[flow/run.sh]
#!/bin/bash
# the make line also repeats each setting of config.mk as NAME=value (left out here)
make -C /OpenROAD-flow-scripts/flow DESIGN_CONFIG=/design/flow/config.mk WORK_HOME=/design/flow/orfs CLKGATE_MAP_FILE= finish
[flow/config.mk]
export PLATFORM = sky130hd
export DESIGN_NAME = main
export DESIGN_NICKNAME = main
export VERILOG_FILES = /design/flow/design.v
export SDC_FILE = /design/flow/constraint.sdc
export NUM_CORES = 4
export LEC_CHECK = 0
export ABC_AREA = 1
export CAP_MARGIN = 20
export CORE_MARGIN = 2
export CORE_UTILIZATION = 72
export CTS_CLUSTER_SIZE = 81
export HOLD_SLACK_MARGIN = 0.17
export PLACE_DENSITY_LB_ADDON = 0.03
export SETUP_SLACK_MARGIN = 2.69
export SLEW_MARGIN = 20
export TNS_END_PERCENT = 5
[flow/constraint.sdc]
create_clock -name core_clock -period 9.36 [get_ports {clk}]
set_input_delay 1.8720 -clock core_clock [delete_from_list [all_inputs] [get_ports {clk}]]
set_output_delay 1.8720 -clock core_clock [all_outputs]
set_load 0.01 [all_outputs]
[flow/design.v]
`timescale 1ns / 1ps
module frequency_divider
    # ( parameter
        freq = 1000
    )
    (
        input  wire clk100MHz,  
        input  wire rst,        
        output reg  clk_div,    
        output wire tick        
    );
    localparam LOOP_COUNTER_AT = 100_000_000 / freq / 2 ;
    reg [clog2(LOOP_COUNTER_AT)-1:0] count;
    always @( posedge(clk100MHz) )
    begin
        if(rst)
        begin : counter_reset
            count   <= 0;
            clk_div <= 1'b0;
        end
        else
        begin : counter_operate
            if (count == (LOOP_COUNTER_AT - 1))
            begin : counter_loop
                count   <= 0;
                clk_div <= ~clk_div;
            end
            else
            begin : counter_increment
                count   <= count + 1;
                clk_div <= clk_div;
            end
        end
    end
    assign tick = (count == (LOOP_COUNTER_AT - 1)) && !clk_div;
    function integer clog2(input integer number);
        begin
            clog2 = 0;
            while (number)
            begin
                clog2  = clog2 + 1;
                number = number >> 1;
            end
        end
    endfunction
endmodule
`timescale 1ns / 1ps
module clock_managment_unit(
    input wire clk,
    input wire rst,
    output wire clk_100MHz,
    output wire clk_40MHz,
    output wire clk_1KHz,
    output wire tick_40MHz,   
    output wire tick_1KHz     
    );
    frequency_divider 
    #(
        .freq(1000000)   
    )    
    my_1K_divider(
        .clk100MHz(clk),
        .rst(rst),
        .clk_div(clk_1KHz),
        .tick(tick_1KHz)
    );
    frequency_divider 
    #(
        .freq(40000000)
    )    
    my_40M_divider(
        .clk100MHz(clk),
        .rst(rst),
        .clk_div(clk_40MHz),
        .tick(tick_40MHz)
    );
     assign clk_100MHz =clk;
endmodule
`timescale 1ns / 1ps
module sensor_handler(
    input wire clk,
    input wire rst,
    input wire [3:0] sensors,
    output reg [10:0] position
    );
reg [10:0] position_nxt;
always @(posedge clk) begin
    if(rst)
        position <= 0;
    else 
        position <= position_nxt;
end
always @(*) begin
    case(sensors)
    4'b1001:    position_nxt = 500;
    4'b0111:    position_nxt = 1000;
    4'b0011:    position_nxt = 750;
    4'b1110:    position_nxt = 1;
    4'b1100:    position_nxt = 250;
    4'b1011:    position_nxt = 625;
    4'b1101:    position_nxt = 375;
    4'b0001:    position_nxt = 666;
    4'b1000:    position_nxt = 333;
    default:    position_nxt = 1023;    
endcase
end
endmodule
`timescale 1ns / 1ps
module pid(
    input wire clk,
    input wire en,   
    input wire rst,
    input wire [10:0] position,
    input wire kp_sw, ki_sw, kd_sw,  
    output reg [10:0] pid_output
    );
reg signed [10:0] error, error_nxt, error_sum, error_sum_nxt, error_dif, error_dif_nxt, error_prev;
reg signed [12:0] p, p_nxt, i, i_nxt, d, d_nxt;
reg signed [10:0] output_loaded_nxt, output_buf, output_buf_nxt;
localparam  
    K_P      = 1,
    K_P_DEN  = 2,
    K_I      = 5,
    K_I_DEN  = 100,
    K_D      = 1,
    K_D_DEN  = 200,
    TIME_DIV = 100;
always @(posedge clk) begin
    if(rst) begin
        error         <= 0;
        error_sum     <= 0;
        error_dif     <= 0;
        error_prev    <= 0;
        p             <= 0;
        i             <= 0;
        d             <= 0;
        output_buf    <= 0;
        pid_output    <= 0;
    end
    else if(en) begin 
        error         <= error_nxt;
        error_sum     <= error_sum_nxt;
        error_dif     <= error_dif_nxt;
        error_prev    <= error;
        p             <= p_nxt;
        i             <= i_nxt;
        d             <= d_nxt;
        output_buf    <= output_buf_nxt;
        pid_output    <= output_loaded_nxt;
    end
end
always @(*) begin
    error_nxt = 500 - position;
    error_sum_nxt = (error == 0) ? 0 : (error_sum + error);
    error_dif_nxt = error - error_prev;
    p_nxt = kp_sw ? (K_P * error)/K_P_DEN : 0;
    i_nxt = ki_sw ? (K_I * error_sum)/(TIME_DIV * K_I_DEN) : 0;
    d_nxt = kd_sw ? (K_D * error_dif * TIME_DIV)/K_D_DEN : 0;
    output_buf_nxt = p + i + d + 500;
    if(output_buf < 0) output_loaded_nxt = 0;
    else if(output_buf > 1000) output_loaded_nxt = 0;
    else output_loaded_nxt = output_buf;
end
endmodule
`timescale 1ns / 1ps
module servo_handler(
    input  wire clk,
    input  wire en,   
    input  wire rst,
    input  wire [10:0] pid_output,
    output reg  [7:0] servo_l,
    output reg  [7:0] servo_r
    );
reg [7:0] servo_l_nxt;
reg [7:0] servo_r_nxt;
reg [3:0] state,state_nxt;
reg [20:0] counter,counter_nxt;
reg [10:0] pid_buf;
localparam        
    idle              = 3'b000,
    turn_left         = 3'b001,
    turn_right        = 3'b010,
    stop              = 3'b111,
    servo_l_on        = 8'd157,
    servo_r_on        = 8'd137,
    servo_off         = 1'd0;
always @(posedge clk) begin
    if(rst) begin
        servo_l <=0;
        servo_r <=0;
        state   <=0;
        counter <=0;
        pid_buf <=0;
    end
    else if(en) begin
        servo_l <= servo_l_nxt;
        servo_r <= servo_r_nxt;
        state   <= state_nxt;
        counter <= counter_nxt;
        pid_buf <= pid_output;
    end
end
always @(*) begin
    servo_l_nxt = 0;
    servo_r_nxt = 0;
    counter_nxt = 0;
    case (state)
        idle: begin 
            counter_nxt=0;          
            if(pid_buf == 239) begin
                state_nxt =stop;
            end
            else if(pid_buf > 500) begin
                state_nxt=turn_left;
            end  
            else if(pid_buf < 500) begin
                state_nxt=turn_right;
            end
            else begin
                state_nxt=idle;
                servo_l_nxt = servo_l_on;
                servo_r_nxt = servo_r_on; 
            end    
        end      
        turn_right: begin
            counter_nxt=counter+1;
            servo_l_nxt = servo_l_on;
            servo_r_nxt =servo_off;
            if(counter >= pid_buf)
                state_nxt=idle;
            else
                state_nxt=turn_right;
        end
        turn_left: begin
            counter_nxt=counter+1;
            servo_l_nxt = servo_off;
            servo_r_nxt =servo_r_on;
            if(pid_buf < 500 || counter >= pid_buf - 500)
                state_nxt=idle;
            else
                state_nxt=turn_left;
        end
        stop: begin
            servo_l_nxt = servo_off;
            servo_r_nxt =servo_off;
            if(pid_buf == 239)
                state_nxt =stop;
            else 
                state_nxt=idle;
        end     
        default: state_nxt=idle;        
    endcase    
end
endmodule
`timescale 1ns / 1ps
module servo_to_PWM(
   input wire clk,
   input wire rst,
   input wire [7:0] servo_L,
   input wire [7:0] servo_R,
   output reg PWM_L,
   output reg PWM_R
   );
reg PWM_L_nxt;
reg PWM_R_nxt;
reg [19:0] counter,counter_nxt;
reg [20:0] servo_l_mul,servo_r_mul;
reg [7:0] servo_L_buf, servo_R_buf;
always@ (posedge clk) begin
   if(rst) begin
      counter <=0;
      PWM_L   <=0;
      PWM_R   <=0;
   end
   else begin
      counter <=counter_nxt;
      PWM_L   <=PWM_L_nxt;
      PWM_R   <=PWM_R_nxt;
   end
end 
always @* begin
   servo_l_mul =servo_L *1000;
   servo_r_mul =servo_R *1000;
   counter_nxt = counter+1;
   if(counter > 1000000) begin
      counter_nxt=0;
   end
   if(counter > servo_l_mul) begin
      PWM_L_nxt=0;
   end
   else begin
      PWM_L_nxt =1;
   end
   if(counter >servo_r_mul) begin
      PWM_R_nxt=0;
   end
   else begin
      PWM_R_nxt =1;
   end
end 
endmodule
`timescale 1ns / 1ps
module main(
    input wire clk,
    input wire rst,
    input wire [3:0] sensor,
    input wire [2:0] sw,
    output wire [1:0] servo
    );
wire [7:0] Servo_R;
wire [7:0] Servo_L;
wire clk_40MHz;
wire clk_1KHz;
wire clk_100MHz;
wire tick_40MHz;
wire tick_1KHz;
wire [10:0] pid_output, position;
servo_handler my_servo (
    .clk(clk_100MHz),
    .en(tick_1KHz),
    .rst(rst),
    .servo_l(Servo_L),
    .servo_r(Servo_R),
    .pid_output(pid_output)
);       
servo_to_PWM my_PWM(
    .clk(clk_100MHz),
    .rst(rst),
    .servo_L(Servo_L),
    .servo_R(Servo_R),
    .PWM_L(servo[0]),
    .PWM_R(servo[1])
);
clock_managment_unit my_clk(
.clk(clk),
.rst(rst),
.clk_100MHz(clk_100MHz),
.clk_40MHz(clk_40MHz),
.clk_1KHz(clk_1KHz),
.tick_40MHz(tick_40MHz),
.tick_1KHz(tick_1KHz)
);
pid my_pid(
    .kp_sw(sw[0]),
    .ki_sw(sw[1]),
    .kd_sw(sw[2]),
    .clk(clk_100MHz),
    .en(tick_40MHz),
    .rst(rst),
    .position(position),
    .pid_output(pid_output)
);
sensor_handler my_sensors(
    .clk(clk_100MHz),
    .rst(rst),
    .sensors(sensor),
    .position(position)
);
endmodule
==> results.yml, run 1 <==
# synthesis and place-and-route metrics
floorplanning:
  row_count: 54
  dieHeight_um: 154
  fp-utilization: 0.737
  core_area_um2: 21900
  die_x_um: 154
  dieArea_um2: 23600
  io_pins: 11
min_path:
  holdPathStages: 2
  holdCritStartpoint: "my_pid.output_buf[8]"
  hold_class: "flop to flop"
  hold_end: "my_pid.pid_output[8]"
finish:
  stdcell_area_um2: 19900
  synthToLayoutAreaGrowth_pct: 23.1
  fin_nets: 2920
  fillers: 1003
  layout.cells.non_filler: 3024
global_route:
  grt_pass1_vias: 17600
  grt_max_degree: 87
  grt_usage: 0.395
  globalRouteOverflowTotal: 0
  grt_pass1_wl_mm: 78.6
  antenna_found_initial: 0
route:
  vias: 18600
  detail-route-antenna-nets: 0
  viasPerCell: 6.13
  wl_per_cell_um: 17.4
  drt_iter0_markers: 2073
  drc_errors: 0
  diodes: 0
  routed_wl_mm: 52.7
  first_pass_iters: 8
worst_setup_path:
  slowest_delay_ns: 0.59
  crit_type: "flop to flop"
  reg2reg_depth: 88
  worst-path-stages: 88
  cp_num_buf_inv: 13
  slowest_stage: "fa_1"
  cp_top_family: "simple AND/OR/NAND/NOR gates"
  startpoint_type: "flop"
  cp_data_arrival_time_ns: 12.16
  crit_path_start: "my_pid.error_dif[3]"
  cp.required_ns: 9.75
  endpoint_kind: "flop"
  crit_path_end: "my_pid.d[8]"
  r2r_end: "my_pid.d[8]"
  reg2reg_slack_ns: -2.41
  timing.rr.start: "my_pid.error_dif[3]"
  crit_fanout: 12
clocking:
  clockBufferDepth: 2
  cts_max_level: 4
  cts.sinks: 176
  postCtsHoldBufs: 0
  cts_buffers: 17
  clock-root-buffer: "clkbuf_16"
  clock_latency_ns: 0.45
  cts_tree: "yes"
  cts.clk_slew.worst_paths_ns: 0.09
yosys:
  postSynthSeqShare: 0.218
  ys.flop_type: "dfxtp_1"
  aoi_share: 0.130
  synth_area_per_cell_um2: 6.60
  synth-async-reset-ratio: 0
  fp_nets: 2633
  ys_top_cells_by_count: "542 x nand2_1, 351 x inv_1, 223 x nor2_1"
  yosys.area_share.adder: 0.150
  top_area_frac: 0.218
  syn-instance-count: 2444
  syn_area_um2: 16100
  synth_flops: 176
  simple_gate_area_frac: 0.342
  synthTopLogicFamily: "simple AND/OR/NAND/NOR gates"
  yosys_area_um2: 16100
  ys_cells: 2444
  xor_share: 0.0521
  yosys-mux-area-fraction: 0
  synth-edff-count: 0
  yosysMostFrequentCell: "nand2_1"
  synth_cell_types: 67
  post-synth-top-area-cell: "dfxtp_1"
  area_leaders: "dfxtp_1 22%, nand2_1 13%, ha_1 12%, inv_1 8.2%, nand3_1 6.4%"
  synth_warnings: 6
timing:
  setup_viol: 11
  worst_pin_slew_ns: 1.11
  layout_setup_ws_ns: -2.41
  hold_ws_ns: 0.461
  slew_violations: 0
  rsz0062_at_grt: "yes"
  fmaxAchievable_ghz: 0.0850
  fin_crit_sh: 1.26
  relSlewSlack: 0.255
  min_period_ns: 11.77
  fin_skew_ns: 0.0199
  finalHoldViolCount: 0
run_status:
  status: "finished with violations"
  violations: "setup timing"
place:
  gp_congestion: 0.955
  post-place-cells: 2957
  dp_hpwl_mm: 33.8
  dp_slack_ns: -1.87
  io_buffer_count: 10
  place_area_um2: 18500
run:
  maxCapViolCount: 0
  warnings: 46
## stage by stage
stage | utilization | setup TNS (ns)
final | 0.907 | -21.70
after global placement | 0.844 | -10.97
after global routing | 0.907 | -28.67
after detailed placement | 0.844 | -15.92
after floorplan | - | -6.57
after CTS | 0.878 | -13.95
## per-layer routing
metal | vias up | GRT usage | share of wire
met4 | 0 | 0.220 | 0.073
li1 | 8557 | - | -
met3 | 406 | 0.0606 | 0.082
met2 | 1208 | 0.718 | 0.48
met1 | 8380 | 0.438 | 0.36
met5 | - | 0 | 0
## final cells by class
cell class	count	area [um2]	share of cell area
sequential	176	3530	0.178
clock inverter	15	181	0.00914
timing repair buffer	318	2450	0.123
inverter	379	1430	0.0720
clock buffer	17	425	0.0214
tap	280	350	0.0176
multi-input combinational	1839	11500	0.578
## repair_timing
| item | 4_1_cts | 5_1_grt |
|---|---|---|
| setup buffers | 5 | 27 |
| endpoints found under the setup margin | 11 | 11 |
| pin swaps | 5 | 64 |
| cloned | 1 | 2 |
| gates resized | 22 | 110 |
==> run 2, diff against run 1 <==
Settings changed: CTS_CLUSTER_DIAMETER set to 200, CTS_CLUSTER_SIZE 81 to 51, HOLD_SLACK_MARGIN 0.17 to not set, PLACE_DENSITY_LB_ADDON 0.03 to 0.01, SETUP_SLACK_MARGIN 2.69 to not set, TNS_END_PERCENT 5 to not set.
Clock period 9.36 ns to 10.8 ns, I/O delays scaled along.
==> run 2 against run 1 <==
Against the previous run:
- the flow now stops in global routing
- area after synthesis unchanged
- synthesized cell count is the same
- die area unchanged
==> results.yml, run 2 <==
# implementation run metrics
clocking:
  postCtsHoldBufs: 0
  cts.sinks: 176
  cts_max_level: 4
  cts_buffers: 17
  clockBufferDepth: 2
  clock-root-buffer: "clkbuf_16"
yosys:
  area_leaders: "dfxtp_1 22%, nand2_1 13%, ha_1 12%, inv_1 8.2%, nand3_1 6.4%"
  yosys_area_um2: 16100
  xor_share: 0.0521
  synth_warnings: 6
  syn_area_um2: 16100
  yosys.area_share.adder: 0.150
  synth_flops: 176
  top_area_frac: 0.218
  syn-instance-count: 2444
  aoi_share: 0.130
  yosysMostFrequentCell: "nand2_1"
  synth-async-reset-ratio: 0
  synth_area_per_cell_um2: 6.60
  synth_cell_types: 67
  synthTopLogicFamily: "simple AND/OR/NAND/NOR gates"
  postSynthSeqShare: 0.218
  ys_cells: 2444
  fp_nets: 2633
  post-synth-top-area-cell: "dfxtp_1"
  synth-edff-count: 0
  yosys-mux-area-fraction: 0
  simple_gate_area_frac: 0.342
  ys.flop_type: "dfxtp_1"
  ys_top_cells_by_count: "542 x nand2_1, 351 x inv_1, 223 x nor2_1"
floorplanning:
  die_x_um: 154
  dieHeight_um: 154
  io_pins: 11
  fp-utilization: 0.737
  core_area_um2: 21900
  row_count: 54
  dieArea_um2: 23600
place:
  place_area_um2: 17800
  gp_congestion: 0.943
  dp_hpwl_mm: 32.4
  dp_slack_ns: -0.679
  io_buffer_count: 10
  post-place-cells: 2884
run_status:
  error: "[ERROR GRT-0232] Routing congestion too high. Check the congestion heatmap in the GUI."
  lastStage: "global routing"
  status: "did not finish"
global_route:
  globalRouteOverflowTotal: 8
  grt_usage: 0.620
-- run 2: repair_timing --
item	4_1_cts
setup buffers	24
gates cloned	9
setup endpoints to repair	10
resized	113
pin swaps	35
-- run 2: metal layers --
metal  GRT overflow  track usage
met1              0        0.608
met2              1        0.885
met3              0        0.362
met4              7        0.618
met5              0       0.0600
==> run 3, diff against run 2 <==
Settings changed: ABC_AREA 1 to not set, CAP_MARGIN 20 to 35, CORE_ASPECT_RATIO set to 0.8, CORE_UTILIZATION 72 to 61, CTS_CLUSTER_DIAMETER 200 to 130, CTS_CLUSTER_SIZE 51 to not set, HOLD_SLACK_MARGIN set to -0.0, MAX_ROUTING_LAYER set to met5, PLACE_DENSITY_LB_ADDON 0.01 to 0.27, SETUP_SLACK_MARGIN set to -0.51, TNS_END_PERCENT set to 55.
Clock period 10.8 ns to 12.0 ns, I/O delays scaled along.
==> run 3 against run 2 <==
Against the previous run:
- the layout now fails its checks (setup timing)
- synthesized cell count decreased by 14%
- die area increased by 21%
- area after synthesis increased by 2.7%
==> results.yml, run 3 <==
# synthesis and place-and-route metrics
floorplanning:
  fp-utilization: 0.626
  dieArea_um2: 28500
  dieHeight_um: 151
  row_count: 53
  io_pins: 11
  core_area_um2: 26500
  die_x_um: 188
yosys:
  ys_cells: 2101
  yosys.area_share.adder: 0.147
  synth_flops: 176
  post-synth-top-area-cell: "dfxtp_1"
  simple_gate_area_frac: 0.218
  synthTopLogicFamily: "AND-OR/OR-AND gates"
  yosysMostFrequentCell: "nand2_1"
  postSynthSeqShare: 0.213
  top_area_frac: 0.213
  syn-instance-count: 2101
  yosys_area_um2: 16600
  ys.flop_type: "dfxtp_1"
  xor_share: 0.0925
  synth-async-reset-ratio: 0
  synth_area_per_cell_um2: 7.88
  syn_area_um2: 16600
  ys_top_cells_by_count: "212 x nand2_1, 208 x nor2_1, 176 x dfxtp_1"
  synth-edff-count: 0
  area_leaders: "dfxtp_1 21%, ha_1 12%, xnor2_1 5.4%, a21oi_1 5.1%, nand2_1 4.8%"
  yosys-mux-area-fraction: 0.0185
  synth_cell_types: 122
  fp_nets: 2290
  aoi_share: 0.266
  synth_warnings: 6
finish:
  register_area_um2: 3520
  stdcell_area_um2: 20300
  fin_nets: 2577
  synthToLayoutAreaGrowth_pct: 22.7
  final_core_utilization: 0.768
  fillers: 1810
  logic_area_um2: 12700
route:
  drt_iter0_markers: 1648
  first_pass_iters: 5
  diodes: 0
  viasPerCell: 6.27
  drc_errors: 0
  wl_per_cell_um: 17.7
  routed_wl_mm: 48.7
  detail-route-antenna-nets: 0
  vias: 17300
timing:
  setup_viol: 10
  layout_setup_ws_ns: -0.346
  min_period_ns: 12.35
  finalHoldViolCount: 0
  worst_pin_slew_ns: 0.811
  rsz0062_at_grt: "yes"
  fin_skew_ns: 0.00969
  fmaxAchievable_ghz: 0.0810
  relSlewSlack: 0.455
  fin_crit_sh: 1.03
  slew_violations: 0
worst_setup_path:
  crit_fanout: 7
  worst-path-stages: 48
  crit_type: "flop to flop"
  cp_top_family: "AND-OR/OR-AND gates"
  crit_top_cell: "buf_4"
  endpoint_kind: "flop"
  reg2reg_slack_ns: -0.35
  r2r_end: "my_pid.d[10]"
  cp.required_ns: 12.30
  cp_num_buf_inv: 5
  timing.rr.start: "my_pid.error_dif[1]"
  crit_path_end: "my_pid.d[10]"
  slowest_stage: "xor2_1"
  startpoint_type: "flop"
  slowest_delay_ns: 0.54
  crit_path_start: "my_pid.error_dif[1]"
  cp_data_arrival_time_ns: 12.64
  reg2reg_depth: 48
run_status:
  status: "finished with violations"
  violations: "setup timing"
run:
  warnings: 44
  maxCapViolCount: 0
place:
  dp_slack_ns: -0.553
  io_buffer_count: 10
  place_area_um2: 19300
  dp_hpwl_mm: 36.7
  gp_congestion: 0.948
global_route:
  grt_pass1_vias: 16300
  grt_max_degree: 69
  grt_usage: 0.332
  antenna_found_initial: 0
  grt_pass1_wl_mm: 78.6
  globalRouteOverflowTotal: 0
clocking:
  clock_latency_ns: 0.43
  cts_buffers: 17
  cts_tree: "yes"
  cts_max_level: 4
  cts.sinks: 176
  clock-root-buffer: "clkbuf_16"
  cts.clk_slew.worst_paths_ns: 0.07
  clockBufferDepth: 2
  postCtsHoldBufs: 0
min_path:
  holdCritStartpoint: "my_pid.error_prev[7]"
  hold_class: "flop to flop"
  holdPathStages: 2
  hold_end: "my_pid.error_prev[7]"
## run 3: cell type report
| class | instances | area share |
|---|---|---|
| multi-input combinational | 1741 | 0.625 |
| sequential | 176 | 0.173 |
| timing repair buffer | 347 | 0.131 |
| tap | 357 | 0.0220 |
| clock buffer | 17 | 0.0209 |
| inverter | 105 | 0.0194 |
| clock inverter | 14 | 0.00843 |
## run 3: metal layers
metal,vias to the layer above,track usage,wire length (um)
met3,109,0.0540,3570
li1,8255,-,-
met1,8225,0.440,21400
met5,-,0,0
met4,0,0.0917,985
met2,696,0.562,22800
## run 3: per-stage QoR
step / setup TNS, ns / hold WS, ns / instances
floorplan: -0.0336 / 0.432 / 2101
global placement: -0.554 / 0.441 / 2714
detailed placement: -4.46 / 0.448 / 2716
CTS: -3.75 / 0.457 / 2747
global route: -7.25 / 0.475 / 2757
finish: -2.72 / 0.456 / 2757
## run 3: repair_timing
item                                    CTS  global route
setup buffers                             0             9
gates resized                             6            72
endpoints found under the setup margin    5            11
pin swaps                                 0            26
==> run 4, diff against run 3 <==
Settings changed: ABC_AREA set to 1, CAP_MARGIN 35 to 20, CORE_ASPECT_RATIO 0.8 to not set, CORE_UTILIZATION 61 to 72, CTS_CLUSTER_DIAMETER 130 to not set, CTS_CLUSTER_SIZE set to 79, HOLD_SLACK_MARGIN -0.0 to not set, MAX_ROUTING_LAYER met5 to not set, PLACE_DENSITY_LB_ADDON 0.27 to 0.04, SETUP_SLACK_MARGIN -0.51 to 2.91, TNS_END_PERCENT 55 to 70.
Clock period 12.0 ns to 9.81 ns, I/O delays scaled along.
==> run 4 against run 3 <==
Against the previous run:
- the layout still fails its checks (setup timing)
- cell area shrank 0.47%
- die area fell by 17%
- synthesized cell count grew 16%
- critical path type unchanged
- largest cell class unchanged
==> results.yml, run 4 <==
# synthesis and place-and-route metrics
worst_setup_path:
  r2r_end: "my_pid.d[10]"
  cp_top_family: "simple AND/OR/NAND/NOR gates"
  reg2reg_slack_ns: -1.98
  crit_type: "flop to flop"
  crit_fanout: 10
  worst-path-stages: 87
  crit_top_cell: "nand2_1"
  crit_path_start: "my_pid.error_dif[3]"
  cp_data_arrival_time_ns: 12.08
  crit_path_end: "my_pid.d[10]"
  cp.required_ns: 10.10
  reg2reg_depth: 87
  endpoint_kind: "flop"
  timing.rr.start: "my_pid.error_dif[3]"
  cp_num_buf_inv: 16
  startpoint_type: "flop"
  slowest_stage: "fa_1"
  slowest_delay_ns: 0.57
timing:
  min_period_ns: 11.79
  worst_pin_slew_ns: 1.15
  fin_crit_sh: 1.20
  relSlewSlack: 0.226
  rsz0062_at_grt: "yes"
  fin_skew_ns: 0.0277
  layout_setup_ws_ns: -1.98
  finalHoldViolCount: 0
  slew_violations: 0
  setup_viol: 11
  fmaxAchievable_ghz: 0.0848
  fin_setup_tns_ns: -19.36
finish:
  fin_nets: 2922
  final_core_utilization: 0.924
  layout.cells.non_filler: 3027
  stdcell_area_um2: 20200
  synthToLayoutAreaGrowth_pct: 25.4
route:
  drt_iter0_markers: 3598
  viasPerCell: 6.72
  vias: 20300
  first_pass_iters: 16
  detail-route-antenna-nets: 0
  wl_per_cell_um: 21.4
  routed_wl_mm: 64.8
  drc_errors: 0
global_route:
  antenna_found_initial: 2
  grt_pass1_vias: 19000
  grt_pass1_wl_mm: 91.8
  grt_usage: 0.469
  grt_max_degree: 82
  globalRouteOverflowTotal: 0
place:
  dp_hpwl_mm: 33.3
  io_buffer_count: 10
  post-place-cells: 2948
  gp_congestion: 0.942
  place_area_um2: 18600
yosys:
  synth_cell_types: 67
  ys_top_cells_by_count: "542 x nand2_1, 351 x inv_1, 223 x nor2_1"
  syn_area_um2: 16100
  area_leaders: "dfxtp_1 22%, nand2_1 13%, ha_1 12%, inv_1 8.2%, nand3_1 6.4%"
  xor_share: 0.0521
  synthTopLogicFamily: "simple AND/OR/NAND/NOR gates"
  synth-edff-count: 0
  top_area_frac: 0.218
  synth_area_per_cell_um2: 6.60
  fp_nets: 2633
  aoi_share: 0.130
  synth_warnings: 6
  post-synth-top-area-cell: "dfxtp_1"
  yosys_area_um2: 16100
  synth_flops: 176
  ys_cells: 2444
  simple_gate_area_frac: 0.342
  ys.flop_type: "dfxtp_1"
  yosys.area_share.adder: 0.150
  yosysMostFrequentCell: "nand2_1"
  synth-async-reset-ratio: 0
  syn-instance-count: 2444
  yosys-mux-area-fraction: 0
  postSynthSeqShare: 0.218
run:
  warnings: 46
  maxCapViolCount: 0
clocking:
  cts_tree: "yes"
  cts.clk_slew.worst_paths_ns: 0.08
  cts_buffers: 17
  clockBufferDepth: 2
  cts_max_level: 4
  clock-root-buffer: "clkbuf_16"
  cts.sinks: 176
  clock_latency_ns: 0.46
floorplanning:
  io_pins: 11
  core_area_um2: 21900
  fp-utilization: 0.737
  dieHeight_um: 154
  row_count: 54
  die_x_um: 154
  dieArea_um2: 23600
min_path:
  holdCritStartpoint: "my_PWM.counter[0]"
  holdPathStages: 1
  hold_end: "my_PWM.counter[0]"
  hold_class: "flop to flop"
run_status:
  violations: "setup timing"
  status: "finished with violations"
[run 4: per-layer routing]
metal / share of wire / GRT usage / wire (um)
met5: 0.00073 / 0 / 47
met4: 0.11 / 0.308 / 6920
met3: 0.14 / 0.107 / 8820
met2: 0.43 / 0.798 / 28200
met1: 0.32 / 0.528 / 20800
[run 4: what timing repair did]
| item | CTS | global route |
|---|---|---|
| hold buffers | 0 | 0 |
| buffers inserted | 30 | 8 |
| gates cloned | 8 | 0 |
| endpoints found under the setup margin | 11 | 11 |
| gates resized | 102 | 59 |
| pin swaps | 60 | 31 |
[run 4: area by class of cell]
cell class              instances  area [um2]
diodes                          1        2.50
clock buffers                  20         447
clock inverters                12         116
fillers                       832        1660
inverters                     379        1440
multi-input cells            1844       11900
flip-flops and latches        176        3540
well taps                     280         350
repair buffers                315        2440
[run 4: per-stage QoR]
| step | setup slack (ns) | hold slack [ns] |
|---|---|---|
| 6_report | -1.98 | 0.465 |
| 5_1_grt | -2.67 | 0.493 |
| 4_1_cts | -0.715 | 0.468 |
| 3_5_place_dp | -1.21 | 0.451 |
| 3_3_place_gp | -0.769 | 0.443 |
| 2_1_floorplan | -0.532 | 0.429 |
==> run 5, diff against run 4 <==
Settings changed: ABC_AREA 1 to not set, CORE_UTILIZATION 72 to 40, CTS_CLUSTER_SIZE 79 to not set, PLACE_DENSITY_LB_ADDON 0.04 to not set, SETUP_SLACK_MARGIN 2.91 to 3.93, TNS_END_PERCENT 70 to not set.
Clock period 9.81 ns to 13.5 ns, I/O delays scaled along.
==> run 5 against run 4 <==
Against the previous run:
- now clean on timing, DRC and antenna
- global-route usage decreased by 26 points
- critical path depth decreased by 39
- routed wire length decreased by 27%
- non-clock buffer count decreased by 118
- die area increased by 82%
- synthesized cell count decreased by 14%
- highest routed layer is now met4
==> results.yml, run 5 <==
# synthesis and place-and-route metrics
run_status:
  status: "complete, no violations"
floorplanning:
  row_count: 74
  io_pins: 11
  dieHeight_um: 207
  fp-utilization: 0.406
  core_area_um2: 40800
  dieArea_um2: 43000
  die_x_um: 207
timing:
  fin_setup_tns_ns: 0
  min_period_ns: 12.06
  fmaxAchievable_ghz: 0.0829
  fin_crit_sh: 0.893
  fin_skew_ns: 0.0142
  relSlewSlack: 0.269
  setup_viol: 0
  worst_pin_slew_ns: 1.09
  rsz0062_at_grt: "yes"
  slew_violations: 0
  finalHoldViolCount: 0
  layout_setup_ws_ns: 1.44
finish:
  synthToLayoutAreaGrowth_pct: 25.6
  fin_nets: 2429
  final_core_utilization: 0.509
  layout.cells.non_filler: 2785
clocking:
  cts_buffers: 17
  cts.sinks: 176
  clockBufferDepth: 2
  clock-root-buffer: "clkbuf_16"
  cts_tree: "yes"
  clock_latency_ns: 0.45
  cts.clk_slew.worst_paths_ns: 0.07
  cts_max_level: 4
worst_setup_path:
  worst-path-stages: 48
  r2r_end: "my_pid.d[8]"
  crit_type: "flop to flop"
  slowest_delay_ns: 0.59
  slowest_stage: "or4_4"
  cp_top_family: "AND-OR/OR-AND gates"
  cp_data_arrival_time_ns: 12.37
  cp.required_ns: 13.81
  reg2reg_depth: 48
  endpoint_kind: "flop"
  crit_fanout: 8
  cp_num_buf_inv: 4
  crit_path_end: "my_pid.d[8]"
  crit_path_start: "my_pid.error_dif[2]"
  timing.rr.start: "my_pid.error_dif[2]"
  startpoint_type: "flop"
  reg2reg_slack_ns: 1.44
  crit_top_cell: "buf_4"
place:
  dp_hpwl_mm: 33.5
  io_buffer_count: 10
  gp_congestion: 0.868
  dp_slack_ns: 0.145
  post-place-cells: 2610
global_route:
  grt_max_degree: 70
  globalRouteOverflowTotal: 0
  antenna_found_initial: 1
  grt_pass1_vias: 15100
  grt_pass1_wl_mm: 75.8
  grt_usage: 0.208
yosys:
  yosys.area_share.adder: 0.147
  syn-instance-count: 2101
  aoi_share: 0.266
  syn_area_um2: 16600
  fp_nets: 2290
  top_area_frac: 0.213
  yosys-mux-area-fraction: 0.0185
  synth_area_per_cell_um2: 7.88
  post-synth-top-area-cell: "dfxtp_1"
  simple_gate_area_frac: 0.218
  synth-edff-count: 0
  synth_cell_types: 122
  synth-async-reset-ratio: 0
  yosys_area_um2: 16600
  ys.flop_type: "dfxtp_1"
  synthTopLogicFamily: "AND-OR/OR-AND gates"
  yosysMostFrequentCell: "nand2_1"
  xor_share: 0.0925
  postSynthSeqShare: 0.213
  area_leaders: "dfxtp_1 21%, ha_1 12%, xnor2_1 5.4%, a21oi_1 5.1%, nand2_1 4.8%"
  synth_flops: 176
  ys_cells: 2101
  synth_warnings: 6
  ys_top_cells_by_count: "212 x nand2_1, 208 x nor2_1, 176 x dfxtp_1"
route:
  viasPerCell: 5.81
  diodes: 0
  wl_per_cell_um: 17.0
  drt_iter0_markers: 1290
  first_pass_iters: 6
  detail-route-antenna-nets: 0
  vias: 16200
  routed_wl_mm: 47.5
  drc_errors: 0
min_path:
  hold_class: "flop to flop"
  hold_end: "my_pid.i[0]"
  holdPathStages: 2
  holdCritStartpoint: "my_pid.i[0]"
run:
  maxCapViolCount: 0
  warnings: 46
[run 5: final cells by class]
type                       count  area, um2
clock buffer                  17        425
timing repair buffer         197       1570
fill                        3797      20000
sequential                   176       3540
multi-input combinational   1743      14000
clock inverter                15        163
inverter                     105        399
tap                          532        666
[run 5: per-layer routing]
| metal | up-vias | part of all wire | GRT usage |
|---|---|---|---|
| li1 | 7927 | - | - |
| met1 | 7757 | 0.46 | 0.279 |
| met2 | 424 | 0.48 | 0.347 |
| met3 | 86 | 0.043 | 0.0297 |
| met4 | 0 | 0.019 | 0.0623 |
| met5 | - | 0 | 0 |
[run 5: what timing repair did]
action                     4_1_cts  5_1_grt
pin swaps                      109       65
buffers inserted                91       50
resized                        174      104
hold endpoints to repair         0        0
setup endpoints to repair       11       11
gates cloned                     1        1
hold buffers                     0        0
[run 5: metrics by stage]
| stage | hold slack, ns | area, um2 |
|---|---|---|
| floorplan | 0.432 | 16800 |
| global placement | 0.442 | 17600 |
| detailed placement | 0.446 | 17600 |
| CTS | 0.455 | 19800 |
| global route | 0.473 | 20800 |
| finish | 0.452 | 20800 |
==> run 6, diff against run 5 <==
Settings changed: SETUP_SLACK_MARGIN 3.93 to not set.
Clock period 13.5 ns to 20.0 ns, I/O delays scaled along.
==> run 6 against run 5 <==
Against the previous run:
- maximum frequency down 22%
- core utilization fell by 7.8 points
- via count is 6.2% lower
- non-clock buffer count down 178
- highest routed layer unchanged
- sequential cell count is the same
- global-route usage is 1.6 points lower
- critical endpoint is now my_pid.d[10]
- die area stayed put
- synthesized cell count unchanged
- still clean on timing, DRC and antenna
- sequential share of layout area is 3.0 points higher
==> results.yml, run 6 <==
# synthesis and place-and-route metrics
run_status:
  status: "complete, no violations"
floorplanning:
  fp-utilization: 0.406
  io_pins: 11
  dieArea_um2: 43000
  row_count: 74
  die_x_um: 207
  core_area_um2: 40800
  dieHeight_um: 207
clocking:
  postCtsSetupBuffers: 0
  postCtsHoldBufs: 0
  cts_tree: "yes"
  cts-resized-gates: 0
  cts.clk_slew.worst_paths_ns: 0.07
  cts_max_level: 4
  cts_buffers: 17
  clock-root-buffer: "clkbuf_16"
  clockBufferDepth: 2
  cts.sinks: 176
  clock_latency_ns: 0.44
yosys:
  xor_share: 0.0925
  top_area_frac: 0.213
  yosys-mux-area-fraction: 0.0185
  yosys_area_um2: 16600
  syn-instance-count: 2101
  synth-edff-count: 0
  synth_area_per_cell_um2: 7.88
  ys_top_cells_by_count: "212 x nand2_1, 208 x nor2_1, 176 x dfxtp_1"
  fp_nets: 2290
  synth_cell_types: 122
  simple_gate_area_frac: 0.218
  ys_cells: 2101
  aoi_share: 0.266
  synthTopLogicFamily: "AND-OR/OR-AND gates"
  postSynthSeqShare: 0.213
  post-synth-top-area-cell: "dfxtp_1"
  synth_flops: 176
  area_leaders: "dfxtp_1 21%, ha_1 12%, xnor2_1 5.4%, a21oi_1 5.1%, nand2_1 4.8%"
  synth-async-reset-ratio: 0
  yosys.area_share.adder: 0.147
  synth_warnings: 6
  ys.flop_type: "dfxtp_1"
  syn_area_um2: 16600
  yosysMostFrequentCell: "nand2_1"
timing:
  worst_pin_slew_ns: 1.02
  fin_skew_ns: 0.0117
  rsz0062_at_grt: "no"
  fmaxAchievable_ghz: 0.0645
  finalHoldViolCount: 0
  hold_ws_ns: 0.454
  setup_viol: 0
  min_period_ns: 15.50
  fin_crit_sh: 0.775
  slew_violations: 0
  fin_setup_tns_ns: 0
  relSlewSlack: 0.319
worst_setup_path:
  cp_data_arrival_time_ns: 15.81
  reg2reg_slack_ns: 4.50
  endpoint_kind: "flop"
  crit_path_start: "my_pid.error_dif[10]"
  crit_path_end: "my_pid.d[10]"
  r2r_end: "my_pid.d[10]"
  reg2reg_depth: 45
  cp_num_buf_inv: 0
  crit_type: "flop to flop"
  cp.required_ns: 20.31
  startpoint_type: "flop"
  timing.rr.start: "my_pid.error_dif[10]"
  crit_top_cell: "nor2_1"
  slowest_stage: "a22oi_1"
  worst-path-stages: 45
  cp_top_family: "AND-OR/OR-AND gates"
  crit_fanout: 28
  slowest_delay_ns: 0.81
global_route:
  grt_usage: 0.192
  antenna_found_initial: 0
  globalRouteOverflowTotal: 0
  grt_max_degree: 78
  grt_pass1_vias: 14000
  grt_pass1_wl_mm: 70.5
route:
  diodes: 0
  drt_iter0_markers: 1058
  vias: 15200
  wl_per_cell_um: 16.3
  detail-route-antenna-nets: 0
  drc_errors: 0
  first_pass_iters: 5
  viasPerCell: 5.83
  routed_wl_mm: 42.5
finish:
  final_core_utilization: 0.432
  fin_nets: 2249
  register_area_um2: 3520
  logic_area_um2: 12300
  fillers: 4109
  stdcell_area_um2: 17600
  synthToLayoutAreaGrowth_pct: 6.41
  layout.cells.non_filler: 2605
run:
  maxCapViolCount: 0
  warnings: 43
place:
  post-place-cells: 2573
  gp_congestion: 0.903
  io_buffer_count: 10
  place_area_um2: 17100
  dp_hpwl_mm: 32.7
min_path:
  hold_class: "flop to flop"
  holdCritStartpoint: "my_pid.pid_output[4]"
  hold_end: "my_servo.pid_buf[4]"
  holdPathStages: 2
==> run 6: metal layers <==
metal / wire [um] / global-route usage / up-vias / share of wire
li1: - / - / 7596 / -
met1: 20700 / 0.269 / 7207 / 0.49
met2: 19700 / 0.312 / 321 / 0.46
met3: 1280 / 0.0207 / 60 / 0.030
met4: 860 / 0.0564 / 0 / 0.020
met5: 0 / 0 / - / 0
==> run 6: per-stage QoR <==
step	worst slack [ns]
2_1_floorplan	7.97
4_1_cts	4.76
5_1_grt	3.37
3_5_place_dp	4.81
6_report	4.50
3_3_place_gp	5.32
==> run 6: layout make-up <==
type | count | area share
Sequential cell | 176 | 0.200
Multi-Input combinational cell | 1741 | 0.699
Tap cell | 532 | 0.0378
Clock buffer | 18 | 0.0249
Clock inverter | 14 | 0.00682
Inverter | 105 | 0.0224
Timing Repair Buffer | 19 | 0.00937
==> run 7, diff against run 6 <==
Settings changed: ABC_AREA set to 1, CAP_MARGIN 20 to 35, CORE_ASPECT_RATIO set to 0.93, CORE_UTILIZATION 40 to 72, CTS_CLUSTER_DIAMETER set to 130, HOLD_SLACK_MARGIN set to -0.0, MAX_ROUTING_LAYER set to met5, PLACE_DENSITY_LB_ADDON set to 0.01, SETUP_SLACK_MARGIN set to 3.13, TNS_END_PERCENT set to 55.
Clock period 20.0 ns to 10.5 ns, I/O delays scaled along.
==> run 7 against run 6 <==
Against the previous run:
- the run now fails in global routing
- synthesized cell count increased by 16%
- area after synthesis fell by 2.6%
- die area decreased by 45%
==> results.yml, run 7 <==
# implementation run metrics
run_status:
  status: "did not finish"
  lastStage: "global routing"
  error: "[ERROR GRT-0232] Routing congestion too high. Check the congestion heatmap in the GUI."
yosys:
  post-synth-top-area-cell: "dfxtp_1"
  top_area_frac: 0.218
  yosysMostFrequentCell: "nand2_1"
  postSynthSeqShare: 0.218
  aoi_share: 0.130
  synth-edff-count: 0
  ys_cells: 2444
  simple_gate_area_frac: 0.342
  ys.flop_type: "dfxtp_1"
  ys_top_cells_by_count: "542 x nand2_1, 351 x inv_1, 223 x nor2_1"
  area_leaders: "dfxtp_1 22%, nand2_1 13%, ha_1 12%, inv_1 8.2%, nand3_1 6.4%"
  yosys-mux-area-fraction: 0
  synth-async-reset-ratio: 0
  synth_area_per_cell_um2: 6.60
  synth_warnings: 6
  yosys_area_um2: 16100
  synthTopLogicFamily: "simple AND/OR/NAND/NOR gates"
  fp_nets: 2633
  syn_area_um2: 16100
  xor_share: 0.0521
  yosys.area_share.adder: 0.150
  syn-instance-count: 2444
  synth_cell_types: 67
  synth_flops: 176
clocking:
  clock-root-buffer: "clkbuf_16"
  cts.sinks: 176
  clockBufferDepth: 2
  cts_max_level: 4
  postCtsHoldBufs: 0
  cts_buffers: 17
place:
  dp_hpwl_mm: 34.4
  post-place-cells: 2935
  gp_congestion: 0.987
  io_buffer_count: 10
floorplanning:
  core_area_um2: 21900
  row_count: 52
  fp-utilization: 0.738
  die_x_um: 159
  dieArea_um2: 23600
  io_pins: 11
  dieHeight_um: 148
global_route:
  globalRouteOverflowTotal: 11
  grt_usage: 0.722
run 7: per-stage QoR:
| stage | cell area (um2) | util | setup WS [ns] | hold WS [ns] |
|---|---|---|---|---|
| after floorplan | 16400 | - | 0.158 | 0.429 |
| after global placement | 18400 | 0.841 | -0.173 | 0.443 |
| after detailed placement | 18400 | 0.841 | -0.761 | 0.446 |
| after CTS | 20600 | 0.944 | -0.218 | 0.469 |
run 7: timing repair:
item,in CTS
gates resized,237
pin swaps,101
endpoints found under the setup margin,11
cloned,11
setup buffers,56
run 7: routing by layer:
layer | global-route usage | GRT overflow
met1 | 0.715 | 0
met2 | 0.938 | 6
met3 | 0.519 | 0
met4 | 0.750 | 5
met5 | 0.124 | 0
==> run 8, diff against run 7 <==
Settings changed: ABC_AREA 1 to not set, CAP_MARGIN 35 to 20, CELL_PAD_IN_SITES_DETAIL_PLACEMENT set to 0, CELL_PAD_IN_SITES_GLOBAL_PLACEMENT set to 2, CORE_ASPECT_RATIO 0.93 to 1.92, CORE_UTILIZATION 72 to 29, CTS_CLUSTER_DIAMETER 130 to not set, GPL_TIMING_DRIVEN set to 0, HOLD_SLACK_MARGIN -0.0 to 0.24, MAX_ROUTING_LAYER met5 to met4, MIN_ROUTING_LAYER set to met1, PLACE_DENSITY_LB_ADDON 0.01 to 0.25, SETUP_SLACK_MARGIN 3.13 to 3.78, TNS_END_PERCENT 55 to 100.
Clock period 10.5 ns to 14.0 ns, I/O delays scaled along.
==> run 8 against run 7 <==
Against the previous run:
- now clean on timing, DRC and antenna
- die area grew to 2.5 times the previous value
- area after synthesis grew 2.7%
- synthesized cell count shrank 14%
==> results.yml, run 8 <==
# synthesis and place-and-route metrics
yosys:
  ys_cells: 2101
  yosysMostFrequentCell: "nand2_1"
  aoi_share: 0.266
  area_leaders: "dfxtp_1 21%, ha_1 12%, xnor2_1 5.4%, a21oi_1 5.1%, nand2_1 4.8%"
  top_area_frac: 0.213
  synth_warnings: 6
  syn_area_um2: 16600
  xor_share: 0.0925
  synth_area_per_cell_um2: 7.88
  synth-async-reset-ratio: 0
  post-synth-top-area-cell: "dfxtp_1"
  synth-edff-count: 0
  synth_flops: 176
  ys_top_cells_by_count: "212 x nand2_1, 208 x nor2_1, 176 x dfxtp_1"
  syn-instance-count: 2101
  ys.flop_type: "dfxtp_1"
  yosys-mux-area-fraction: 0.0185
  simple_gate_area_frac: 0.218
  synthTopLogicFamily: "AND-OR/OR-AND gates"
  fp_nets: 2290
  yosys_area_um2: 16600
  synth_cell_types: 122
  yosys.area_share.adder: 0.147
  postSynthSeqShare: 0.213
worst_setup_path:
  cp_top_family: "AND-OR/OR-AND gates"
  slowest_stage: "or4_1"
  slowest_delay_ns: 0.53
  cp.required_ns: 14.30
  r2r_end: "my_pid.d[10]"
  crit_path_start: "my_pid.error_dif[2]"
  worst-path-stages: 50
  timing.rr.start: "my_pid.error_dif[2]"
  crit_fanout: 8
  reg2reg_depth: 50
  crit_type: "flop to flop"
  cp_data_arrival_time_ns: 12.46
  crit_path_end: "my_pid.d[10]"
  endpoint_kind: "flop"
  startpoint_type: "flop"
  reg2reg_slack_ns: 1.85
  cp_num_buf_inv: 6
run:
  maxCapViolCount: 0
  warnings: 46
timing:
  hold_ws_ns: 0.456
  fin_skew_ns: 0.0157
  rsz0062_at_grt: "yes"
  min_period_ns: 12.15
  setup_viol: 0
  fmaxAchievable_ghz: 0.0823
  slew_violations: 0
  relSlewSlack: 0.242
  fin_crit_sh: 0.868
  finalHoldViolCount: 0
  worst_pin_slew_ns: 1.13
global_route:
  globalRouteOverflowTotal: 0
  grt_usage: 0.202
  grt_pass1_vias: 16800
  antenna_found_initial: 2
  grt_pass1_wl_mm: 91.1
  grt_max_degree: 17
min_path:
  hold_end: "my_pid.i[2]"
  holdPathStages: 2
  hold_class: "flop to flop"
  holdCritStartpoint: "my_pid.i[2]"
run_status:
  status: "complete, no violations"
route:
  vias: 16200
  wl_per_cell_um: 19.0
  detail-route-antenna-nets: 0
  first_pass_iters: 5
  routed_wl_mm: 57.7
  drc_errors: 0
  drt_iter0_markers: 659
  viasPerCell: 5.35
floorplanning:
  die_x_um: 176
  dieArea_um2: 59100
  row_count: 121
  io_pins: 11
  fp-utilization: 0.292
  core_area_um2: 56600
  dieHeight_um: 335
place:
  io_buffer_count: 8
  post-place-cells: 2847
  dp_hpwl_mm: 45.3
  gp_congestion: 0.863
clocking:
  clockBufferDepth: 2
  cts_tree: "yes"
  cts.clk_slew.worst_paths_ns: 0.06
  cts_buffers: 17
  clock_latency_ns: 0.45
  clock-root-buffer: "clkbuf_16"
  cts_max_level: 4
  cts.sinks: 176
finish:
  synthToLayoutAreaGrowth_pct: 28.0
  final_core_utilization: 0.374
  layout.cells.non_filler: 3028
  fin_nets: 2465
[run 8: layout make-up]
cell class                      count  area [um2]
Tap cell                          738         923
Clock buffer                       18         429
Inverter                          105         402
Antenna cell                        2        5.00
Buffer                             79         419
Multi-Input combinational cell   1741       14000
Timing Repair Buffer              156        1290
Fill cell                        5935       35400
Clock inverter                     13         223
Sequential cell                   176        3540
[run 8: per-layer routing]
metal,track usage,vias up,part of all wire
li1,-,8000,-
met1,0.185,7846,0.36
met2,0.409,232,0.58
met3,0.0205,132,0.017
met4,0.0907,0,0.042
met5,-,-,0
[run 8: per-stage QoR]
step	TNS, ns	instance area, um2	setup WS, ns
after floorplan	0	16800	2.49
after global placement	-3.23	17800	-0.410
after detailed placement	-3.97	17800	-0.472
after CTS	0	20700	2.00
after global routing	0	21200	1.47
final	0	21200	1.85
[run 8: timing repair]
| action | 4_1_cts | 5_1_grt |
|---|---|---|
| endpoints found under the setup margin | 11 | 11 |
| hold buffers | 0 | 0 |
| setup buffers | 124 | 24 |
| resized | 241 | 57 |
| pin swaps | 130 | 50 |
| endpoints found under the hold margin | 0 | 0 |
==> run 9, diff against run 8 <==
Settings changed: ABC_AREA set to 0, CELL_PAD_IN_SITES_DETAIL_PLACEMENT 0 to not set, CELL_PAD_IN_SITES_GLOBAL_PLACEMENT 2 to not set, CORE_ASPECT_RATIO 1.92 to not set, CORE_UTILIZATION 29 to 69, CTS_CLUSTER_DIAMETER set to 336, CTS_CLUSTER_SIZE set to 98, GPL_TIMING_DRIVEN 0 to not set, HOLD_SLACK_MARGIN 0.24 to not set, MAX_ROUTING_LAYER met4 to not set, MIN_ROUTING_LAYER met1 to not set, PLACE_DENSITY set to 0.41, PLACE_DENSITY_LB_ADDON 0.25 to not set, SETUP_SLACK_MARGIN 3.78 to not set, TNS_END_PERCENT 100 to not set.
Clock period 14.0 ns to 6.59 ns, I/O delays scaled along.
==> run 9 against run 8 <==
Against the previous run:
- the run now fails in global routing
- die area down 57%
- area after synthesis unchanged
- synthesized cell count unchanged
==> results.yml, run 9 <==
# implementation run metrics
yosys:
  synth_flops: 176
  synth_area_per_cell_um2: 7.88
  top_area_frac: 0.213
  xor_share: 0.0925
  postSynthSeqShare: 0.213
  synth-async-reset-ratio: 0
  area_leaders: "dfxtp_1 21%, ha_1 12%, xnor2_1 5.4%, a21oi_1 5.1%, nand2_1 4.8%"
  ys.flop_type: "dfxtp_1"
  syn-instance-count: 2101
  yosys-mux-area-fraction: 0.0185
  ys_cells: 2101
  synthTopLogicFamily: "AND-OR/OR-AND gates"
  post-synth-top-area-cell: "dfxtp_1"
  yosysMostFrequentCell: "nand2_1"
  fp_nets: 2290
  aoi_share: 0.266
  syn_area_um2: 16600
  synth_warnings: 6
  ys_top_cells_by_count: "212 x nand2_1, 208 x nor2_1, 176 x dfxtp_1"
  synth-edff-count: 0
  yosys_area_um2: 16600
  yosys.area_share.adder: 0.147
  simple_gate_area_frac: 0.218
  synth_cell_types: 122
place:
  dp_slack_ns: -5.64
  gp_congestion: 0.959
  io_buffer_count: 10
  dp_hpwl_mm: 39.7
floorplanning:
  row_count: 56
  fp-utilization: 0.703
  die_x_um: 159
  io_pins: 11
  dieHeight_um: 159
  core_area_um2: 23500
  dieArea_um2: 25300
clocking:
  clockBufferDepth: 2
  cts_buffers: 17
  postCtsHoldBufs: 0
  cts.sinks: 176
  clock-root-buffer: "clkbuf_16"
  cts_max_level: 4
global_route:
  globalRouteOverflowTotal: 311
  grt_usage: 0.848
run_status:
  status: "did not finish"
  lastStage: "global routing"
  error: "[ERROR GRT-0232] Routing congestion too high. Check the congestion heatmap in the GUI."
-- run 9: repair_timing --
item / 4_1_cts
buffers inserted: 42
resized: 113
endpoints found under the setup margin: 11
pin swaps: 87
hold endpoints to repair: 0
-- run 9: stage by stage --
stage / util / hold slack (ns) / instances / cell area (um2)
floorplan: - / 0.432 / 2101 / 16800
global placement: 0.860 / 0.441 / 2782 / 20200
detailed placement: 0.860 / 0.447 / 2782 / 20200
CTS: 0.921 / 0.461 / 2855 / 21700
-- run 9: per-layer routing --
metal,GRT usage,GRT overflow
met1,0.833,2
met2,0.998,179
met3,0.696,6
met4,0.936,124
met5,0.294,0
==> run 10, diff against run 9 <==
Settings changed: ABC_AREA 0 to 1, CAP_MARGIN 20 to 35, CORE_ASPECT_RATIO set to 0.93, CORE_UTILIZATION 69 to 72, CTS_CLUSTER_DIAMETER 336 to 130, CTS_CLUSTER_SIZE 98 to not set, HOLD_SLACK_MARGIN set to -0.0, MAX_ROUTING_LAYER set to met4, PLACE_DENSITY 0.41 to not set, PLACE_DENSITY_LB_ADDON set to 0.01, SETUP_SLACK_MARGIN set to 3.23, TNS_END_PERCENT set to 55.
Clock period 6.59 ns to 11.9 ns, I/O delays scaled along.
==> run 10 against run 9 <==
Against the previous run:
- the run again fails in global routing
- die area down 6.5%
- synthesized cell count grew 16%
- area after synthesis down 2.6%
==> results.yml, run 10 <==
# implementation run metrics
yosys:
  fp_nets: 2633
  synth-edff-count: 0
  ys_cells: 2444
  synth_area_per_cell_um2: 6.60
  yosys_area_um2: 16100
  synth_warnings: 6
  top_area_frac: 0.218
  ys_top_cells_by_count: "542 x nand2_1, 351 x inv_1, 223 x nor2_1"
  aoi_share: 0.130
  syn_area_um2: 16100
  synth-async-reset-ratio: 0
  synth_flops: 176
  synthTopLogicFamily: "simple AND/OR/NAND/NOR gates"
  syn-instance-count: 2444
  yosys-mux-area-fraction: 0
  ys.flop_type: "dfxtp_1"
  postSynthSeqShare: 0.218
  area_leaders: "dfxtp_1 22%, nand2_1 13%, ha_1 12%, inv_1 8.2%, nand3_1 6.4%"
  yosysMostFrequentCell: "nand2_1"
  simple_gate_area_frac: 0.342
  yosys.area_share.adder: 0.150
  synth_cell_types: 67
  xor_share: 0.0521
  post-synth-top-area-cell: "dfxtp_1"
run_status:
  error: "[ERROR GRT-0232] Routing congestion too high. Check the congestion heatmap in the GUI."
  lastStage: "global routing"
  status: "did not finish"
global_route:
  globalRouteOverflowTotal: 1496
  grt_usage: 1.01
clocking:
  clockBufferDepth: 2
  postCtsHoldBufs: 0
  clock-root-buffer: "clkbuf_16"
  cts_buffers: 17
  cts.sinks: 176
  cts_max_level: 4
place:
  dp_hpwl_mm: 30.4
  io_buffer_count: 10
  post-place-cells: 2707
  gp_congestion: 1.04
  dp_slack_ns: -0.382
floorplanning:
  dieHeight_um: 148
  dieArea_um2: 23600
  row_count: 52
  die_x_um: 159
  io_pins: 11
  core_area_um2: 21900
  fp-utilization: 0.738
## run 10: repair_timing
| action | CTS |
|---|---|
| gates cloned | 12 |
| setup buffers | 150 |
| setup endpoints to repair | 11 |
| pin swaps | 130 |
| resized | 227 |
## run 10: per-layer routing
metal | GRT usage | overflow
met5 | - | -
met4 | 1.07 | 273
met3 | 0.859 | 140
met2 | 1.21 | 1006
met1 | 0.914 | 77
## run 10: stage by stage
stage	cell area (um2)
global placement	16600
detailed placement	16600
CTS	19500
floorplan	16400
==> run 11, diff against run 10 <==
Settings changed: ABC_AREA 1 to not set, CAP_MARGIN 35 to 20, CORE_ASPECT_RATIO 0.93 to not set, CORE_UTILIZATION 72 to 61, CTS_CLUSTER_DIAMETER 130 to 364, HOLD_SLACK_MARGIN -0.0 to not set, MAX_ROUTING_LAYER met4 to not set, PLACE_DENSITY_LB_ADDON 0.01 to not set, SETUP_SLACK_MARGIN 3.23 to 2.18, TNS_END_PERCENT 55 to not set.
Clock period 11.9 ns to 7.57 ns, I/O delays scaled along.
==> run 11 against run 10 <==
Against the previous run:
- now fails the layout checks on setup timing
- area after synthesis up 2.7%
- synthesized cell count down 14%
- die area up 21%
==> results.yml, run 11 <==
# synthesis and place-and-route metrics
yosys:
  synth_warnings: 6
  yosys-mux-area-fraction: 0.0185
  fp_nets: 2290
  synthTopLogicFamily: "AND-OR/OR-AND gates"
  yosys.area_share.adder: 0.147
  top_area_frac: 0.213
  synth_area_per_cell_um2: 7.88
  xor_share: 0.0925
  post-synth-top-area-cell: "dfxtp_1"
  synth_cell_types: 122
  ys_top_cells_by_count: "212 x nand2_1, 208 x nor2_1, 176 x dfxtp_1"
  ys_cells: 2101
  yosysMostFrequentCell: "nand2_1"
  area_leaders: "dfxtp_1 21%, ha_1 12%, xnor2_1 5.4%, a21oi_1 5.1%, nand2_1 4.8%"
  syn-instance-count: 2101
  synth-edff-count: 0
  aoi_share: 0.266
  yosys_area_um2: 16600
  postSynthSeqShare: 0.213
  simple_gate_area_frac: 0.218
  syn_area_um2: 16600
  synth_flops: 176
  ys.flop_type: "dfxtp_1"
  synth-async-reset-ratio: 0
run:
  maxCapViolCount: 0
  warnings: 48
timing:
  min_period_ns: 11.82
  fin_setup_tns_ns: -45.67
  worst_pin_slew_ns: 1.10
  fin_skew_ns: 0.0110
  slew_violations: 0
  hold_ws_ns: 0.450
  layout_setup_ws_ns: -4.25
  fmaxAchievable_ghz: 0.0846
  rsz0062_at_grt: "yes"
  relSlewSlack: 0.264
  fin_crit_sh: 1.56
  finalHoldViolCount: 0
  setup_viol: 11
finish:
  fillers: 1797
  fin_nets: 2704
  layout.cells.non_filler: 2869
  synthToLayoutAreaGrowth_pct: 32.0
  register_area_um2: 3530
  final_core_utilization: 0.815
  logic_area_um2: 13300
floorplanning:
  fp-utilization: 0.618
  io_pins: 11
  die_x_um: 169
  dieArea_um2: 28500
  core_area_um2: 26800
  dieHeight_um: 169
  row_count: 60
clocking:
  cts_max_level: 4
  clock_latency_ns: 0.44
  clock-root-buffer: "clkbuf_16"
  clockBufferDepth: 2
  postCtsHoldBufs: 0
  cts_tree: "yes"
  cts.sinks: 176
  cts.clk_slew.worst_paths_ns: 0.08
  cts_buffers: 17
global_route:
  grt_pass1_vias: 17300
  antenna_found_initial: 0
  grt_max_degree: 69
  grt_usage: 0.332
  grt_pass1_wl_mm: 80.1
  globalRouteOverflowTotal: 0
worst_setup_path:
  cp_data_arrival_time_ns: 12.15
  slowest_delay_ns: 0.59
  crit_top_cell: "buf_4"
  timing.rr.start: "my_pid.error_dif[2]"
  worst-path-stages: 46
  reg2reg_depth: 46
  slowest_stage: "fa_1"
  crit_fanout: 6
  crit_path_start: "my_pid.error_dif[2]"
  cp_top_family: "AND-OR/OR-AND gates"
  reg2reg_slack_ns: -4.25
  crit_path_end: "my_pid.d[9]"
  startpoint_type: "flop"
  r2r_end: "my_pid.d[9]"
  cp.required_ns: 7.90
  endpoint_kind: "flop"
  cp_num_buf_inv: 6
  crit_type: "flop to flop"
min_path:
  hold_class: "flop to flop"
  hold_end: "my_servo.pid_buf[4]"
  holdCritStartpoint: "my_pid.pid_output[4]"
  holdPathStages: 2
route:
  viasPerCell: 6.09
  wl_per_cell_um: 16.9
  drc_errors: 0
  diodes: 0
  drt_iter0_markers: 1124
  detail-route-antenna-nets: 0
  routed_wl_mm: 48.4
  first_pass_iters: 6
  vias: 17500
place:
  io_buffer_count: 10
  dp_hpwl_mm: 35.6
  post-place-cells: 2783
  gp_congestion: 0.943
run_status:
  violations: "setup timing"
  status: "finished with violations"
==> run 11: routing by layer <==
metal  track usage  wire (um)  vias to the layer above
met5             0          0                        -
met4        0.0952       1050                        0
met1         0.418      21400                     8373
li1              -          -                     8494
met3        0.0379       1900                      115
met2         0.598      24000                      484
==> run 11: cell type report <==
type / instances / share of cell area
Clock buffer: 17 / 0.0195
Clock inverter: 15 / 0.00756
Inverter: 105 / 0.0181
Multi-Input combinational cell: 1741 / 0.608
Sequential cell: 176 / 0.161
Tap cell: 341 / 0.0195
Timing Repair Buffer: 474 / 0.166
==> run 11: timing repair <==
action / in CTS / in global routing
endpoints found under the setup margin: 11 / 11
buffers inserted: 42 / 12
pin swaps: 71 / 26
gates resized: 81 / 59
==> run 11: stage by stage <==
step                setup slack, ns  area (um2)
detailed placement            -4.31       20100
global route                  -4.77       21900
floorplan                     -3.94       16800
finish                        -4.25       21900
CTS                           -3.94       21400
global placement              -4.16       20100
